==> trial 75: inputs <==
==> flow/design.v (excerpt) <==
module median
#(
    parameter MEM_DATA_WIDTH = 32,
    parameter LUT_ADDR_WIDTH = 10,  
    parameter MEM_ADDR_WIDTH = 10,  
    parameter PIXEL_DATA_WIDTH = 8,
    parameter IMG_WIDTH  = 320,
    parameter IMG_HEIGHT = 320
)(
    input clk,  
    input rst_n,  
    input [31:0] word0,
    input [31:0] word1,
    input [31:0] word2,
    output [PIXEL_DATA_WIDTH-1:0] pixel1,
    output [PIXEL_DATA_WIDTH-1:0] pixel2,
    output [PIXEL_DATA_WIDTH-1:0] pixel3,
    output [PIXEL_DATA_WIDTH-1:0] pixel4,
    output [LUT_ADDR_WIDTH-1:0] raddr_a,
    output [LUT_ADDR_WIDTH-1:0] raddr_b,
    output [LUT_ADDR_WIDTH-1:0] raddr_c,
    output [MEM_ADDR_WIDTH-1:0] waddr
);
Settings: LEC_CHECK=0, CAP_MARGIN=5, CORE_MARGIN=2, CORE_UTILIZATION=68, CTS_CLUSTER_DIAMETER=48, CTS_CLUSTER_SIZE=40, SLEW_MARGIN=20; clock period 17.4 ns.
run.sh (not shown) runs the stock make flow with config.mk's settings and CLKGATE_MAP_FILE=.
==> inputs of trial 11, as changes to trial 75 <==
--- a/flow/config.mk
+++ b/flow/config.mk
@@ -7,7 +7,7 @@
 export LEC_CHECK = 0
-export CAP_MARGIN = 5
+export CAP_MARGIN = 20
 export CORE_MARGIN = 2
-export CORE_UTILIZATION = 68
-export CTS_CLUSTER_DIAMETER = 48
-export CTS_CLUSTER_SIZE = 40
+export CORE_UTILIZATION = 39
+export CTS_CLUSTER_DIAMETER = 184
+export CTS_CLUSTER_SIZE = 100
 export SLEW_MARGIN = 20
==> flow/constraint.sdc (replaced) <==
create_clock -name core_clock -period 30.0 [get_ports {clk}]
set_input_delay 6.0000 -clock core_clock [delete_from_list [all_inputs] [get_ports {clk}]]
set_output_delay 6.0000 -clock core_clock [all_outputs]
set_load 0.01 [all_outputs]
==> results <==
- In synthesized cell count, trial 11 and trial 75 do not differ.
- In area after synthesis, trial 75 and trial 11 do not differ.
- In trial 75 the die size is smaller than in trial 11, by 42%.
- Trial 11 passed the timing, design-rule and antenna checks. Trial 75 died in clock tree synthesis.

========
==> v38 <==
Starting RTL as in the previous note.
clock: 46.9 ns
lec_check: 0
cap_margin: 25
cell_pad_in_sites_global_placement: 3
core_aspect_ratio: 1.76
core_margin: 7
core_utilization: 20
cts_cluster_diameter: 89
cts_cluster_size: 10
gpl_routability_driven: 1
gpl_timing_driven: 0
hold_slack_margin: -0.02
max_routing_layer: met4
min_routing_layer: met2
place_density: 0.39
slew_margin: 15
==> inputs of v16, as changes to v38 <==
- CAP_MARGIN: 25 -> 35
- CELL_PAD_IN_SITES_GLOBAL_PLACEMENT: 3 -> not set
- CORE_ASPECT_RATIO: 1.76 -> not set
- CORE_MARGIN: 7 -> 2
- CORE_UTILIZATION: 20 -> 40
- CTS_CLUSTER_DIAMETER: 89 -> 44
- CTS_CLUSTER_SIZE: 10 -> not set
- GPL_ROUTABILITY_DRIVEN: 1 -> not set
- GPL_TIMING_DRIVEN: 0 -> not set
- HOLD_SLACK_MARGIN: -0.02 -> not set
- MAX_ROUTING_LAYER: met4 -> not set
- MIN_ROUTING_LAYER: met2 -> not set
- PLACE_DENSITY: 0.39 -> not set
- SETUP_SLACK_MARGIN: not set -> 5.0
- SLEW_MARGIN: 15 -> 20
==> flow/constraint.sdc (replaced) <==
create_clock -name core_clock -period 30.0 [get_ports {clk}]
set_input_delay 6.0000 -clock core_clock [delete_from_list [all_inputs] [get_ports {clk}]]
set_output_delay 6.0000 -clock core_clock [all_outputs]
set_load 0.01 [all_outputs]
==> results <==
- Of v16 and v38, v38 has the higher register-to-register slack (gap 15 ns).
- Synthesized cell count is the same in v38 and v16.
- In area after synthesis, v16 and v38 do not differ.
- Against v38, the design area of v16 is higher by 4.2%.
- Clock skew: v38 is higher than v16 (0.013 ns).
